==> inputs of trial 30 <==
==> flow/design.v <==
`timescale 1ns / 1ps
module rotr
    #(parameter BW = 64)
    (
        input [BW - 1:0] val,     
        input [5:0] n_1,          
        input [5:0] n_2,          
        output [BW - 1:0] out
    );
    assign out = ((val >> n_1) | (val << (BW - n_1))) ^ ((val >> n_2) | (val << (BW - n_2)));
endmodule
`timescale 1ns / 1ps
module round_counter (
    input clk,               
    input load,              
    input inc,               
    output reg [3:0] dout,   
    output reg done          
);
    always @(posedge clk) begin
        if (load) begin
            dout <= 0;        
            done <= 0;
        end
        else if (inc && !done) begin
            dout <= dout + 1;        
            if (dout == 4'd11)       
                done <= 1;
        end
    end
endmodule
`timescale 1ns / 1ps
module ascon_p_serial_multiround     
     #(parameter BW = 64) (
         input clk,
         input rstn,
         input en,                        
         input en_inc,                    
         input [2:0] slice_idx,           
         input [BW-1:0] slice_in,         
         output reg [BW-1:0] slice_out,   
         output done                      
     );
    reg [BW-1:0] state [0:4];
    wire [3:0] round;
    wire [BW*5 - 1:0] next_state_w;
    always @(posedge clk or negedge rstn) begin
        if (!rstn) begin
            state[0] <= 0; state[1] <= 0; state[2] <= 0;
            state[3] <= 0; state[4] <= 0;
        end else if (en) begin
            state[slice_idx] <= slice_in;
        end 
        else if (en_inc && !done) begin
            {state[0], state[1], state[2], state[3], state[4]} <= next_state_w;
        end
    end
    wire [BW-1:0] s_rc0, s_rc1, s_rc2, s_rc3, s_rc4;
    wire [BW-1:0] s_p1_0, s_p1_1, s_p1_2, s_p1_3, s_p1_4;
    wire [BW-1:0] t0, t1, t2, t3, t4;
    wire [BW-1:0] s_p2_0, s_p2_1, s_p2_2, s_p2_3, s_p2_4;
    wire [BW-1:0] s_sub_0, s_sub_1, s_sub_2, s_sub_3, s_sub_4;
    wire [BW-1:0] s_q0, s_q1, s_q2, s_q3, s_q4;
    wire [BW-1:0] s_ld_0, s_ld_1, s_ld_2, s_ld_3, s_ld_4;
    assign s_rc0 = state[0];
    assign s_rc1 = state[1];
    assign s_rc2 = state[2] ^ {{56'd0}, (8'd240 - 8'd15 * round)};  
    assign s_rc3 = state[3];
    assign s_rc4 = state[4];
    assign s_p1_0 = s_rc0 ^ s_rc4;
    assign s_p1_4 = s_rc4 ^ s_rc3;
    assign s_p1_2 = s_rc2 ^ s_rc1;
    assign s_p1_1 = s_rc1;
    assign s_p1_3 = s_rc3;
    assign t0 = (~s_p1_0) & s_p1_1;
    assign t1 = (~s_p1_1) & s_p1_2;
    assign t2 = (~s_p1_2) & s_p1_3;
    assign t3 = (~s_p1_3) & s_p1_4;
    assign t4 = (~s_p1_4) & s_p1_0;
    assign s_p2_0 = s_p1_0 ^ t1;
    assign s_p2_1 = s_p1_1 ^ t2;
    assign s_p2_2 = s_p1_2 ^ t3;
    assign s_p2_3 = s_p1_3 ^ t4;
    assign s_p2_4 = s_p1_4 ^ t0;
    assign s_sub_1 = s_p2_1 ^ s_p2_0;
    assign s_sub_0 = s_p2_0 ^ s_p2_4;
    assign s_sub_3 = s_p2_3 ^ s_p2_2;
    assign s_sub_2 = s_p2_2 ^ {BW{1'b1}};
    assign s_sub_4 = s_p2_4;
    assign s_ld_0 = s_sub_0 ^ s_q0;
    assign s_ld_1 = s_sub_1 ^ s_q1;
    assign s_ld_2 = s_sub_2 ^ s_q2;
    assign s_ld_3 = s_sub_3 ^ s_q3;
    assign s_ld_4 = s_sub_4 ^ s_q4;
    assign next_state_w = {s_ld_0, s_ld_1, s_ld_2, s_ld_3, s_ld_4};
    reg [BW-1:0] tmp_out;
    always @(*) begin
        case (slice_idx)
            3'd0: tmp_out = state[0];
            3'd1: tmp_out = state[1];
            3'd2: tmp_out = state[2];
            3'd3: tmp_out = state[3];
            3'd4: tmp_out = state[4];
            default: tmp_out = 0;
        endcase
    end
    always @(posedge clk or negedge rstn) begin
        if (!rstn)
            slice_out <= 'd0;
        else 
            slice_out <= tmp_out;
    end
    round_counter round_ctr (
        .clk(clk),
        .load(!rstn || en),    
        .inc(en_inc),
        .dout(round),
        .done(done)
    );
    rotr ROT0(.val(s_sub_0), .n_1(19), .n_2(28), .out(s_q0));
    rotr ROT1(.val(s_sub_1), .n_1(61), .n_2(39), .out(s_q1));
    rotr ROT2(.val(s_sub_2), .n_1(1),  .n_2(6),  .out(s_q2));
    rotr ROT3(.val(s_sub_3), .n_1(10), .n_2(17), .out(s_q3));
    rotr ROT4(.val(s_sub_4), .n_1(7),  .n_2(41), .out(s_q4));
endmodule
==> flow/run.sh <==
#!/bin/bash
# the make line also repeats each setting of config.mk as NAME=value (left out here)
make -C /OpenROAD-flow-scripts/flow DESIGN_CONFIG=/design/flow/config.mk WORK_HOME=/design/flow/orfs CLKGATE_MAP_FILE= finish
==> flow/config.mk <==
export PLATFORM = sky130hd
export DESIGN_NAME = ascon_p_serial_multiround
export DESIGN_NICKNAME = ascon_p_serial_multiround
export VERILOG_FILES = /design/flow/design.v
export SDC_FILE = /design/flow/constraint.sdc
export NUM_CORES = 4
export LEC_CHECK = 0
export ABC_AREA = 0
export CAP_MARGIN = 20
export CELL_PAD_IN_SITES_DETAIL_PLACEMENT = 2
export CORE_MARGIN = 2
export CORE_UTILIZATION = 68
export CTS_CLUSTER_SIZE = 61
export MAX_ROUTING_LAYER = met4
export PLACE_DENSITY_LB_ADDON = 0.23
export SLEW_MARGIN = 15
==> flow/constraint.sdc <==
create_clock -name core_clock -period 4.2 [get_ports {clk}]
set_input_delay 0.8400 -clock core_clock [delete_from_list [all_inputs] [get_ports {clk}]]
set_output_delay 0.8400 -clock core_clock [all_outputs]
set_load 0.01 [all_outputs]
==> build 20: changes against trial 30 <==
==> flow/config.mk (replaced) <==
export PLATFORM = sky130hd
export DESIGN_NAME = ascon_p_serial_multiround
export DESIGN_NICKNAME = ascon_p_serial_multiround
export VERILOG_FILES = /design/flow/design.v
export SDC_FILE = /design/flow/constraint.sdc
export NUM_CORES = 4
export LEC_CHECK = 0
export CAP_MARGIN = 20
export CELL_PAD_IN_SITES_DETAIL_PLACEMENT = 1
export CELL_PAD_IN_SITES_GLOBAL_PLACEMENT = 3
export CORE_MARGIN = 6
export CORE_UTILIZATION = 44
export CTS_CLUSTER_DIAMETER = 126
export GPL_ROUTABILITY_DRIVEN = 0
export GPL_TIMING_DRIVEN = 1
export MAX_ROUTING_LAYER = met4
export SLEW_MARGIN = 20
==> flow/constraint.sdc (replaced) <==
create_clock -name core_clock -period 6.37 [get_ports {clk}]
set_input_delay 1.2740 -clock core_clock [delete_from_list [all_inputs] [get_ports {clk}]]
set_output_delay 1.2740 -clock core_clock [all_outputs]
set_load 0.01 [all_outputs]
==> summary of the runs <==
Trial 30 did not get past detailed placement. Build 20 completed with no timing, DRC or antenna violations. In trial 30 the die size is lower than in build 20, by 38%. In area after synthesis, build 20 and trial 30 do not differ. Synthesized cell count is the same in trial 30 and build 20.
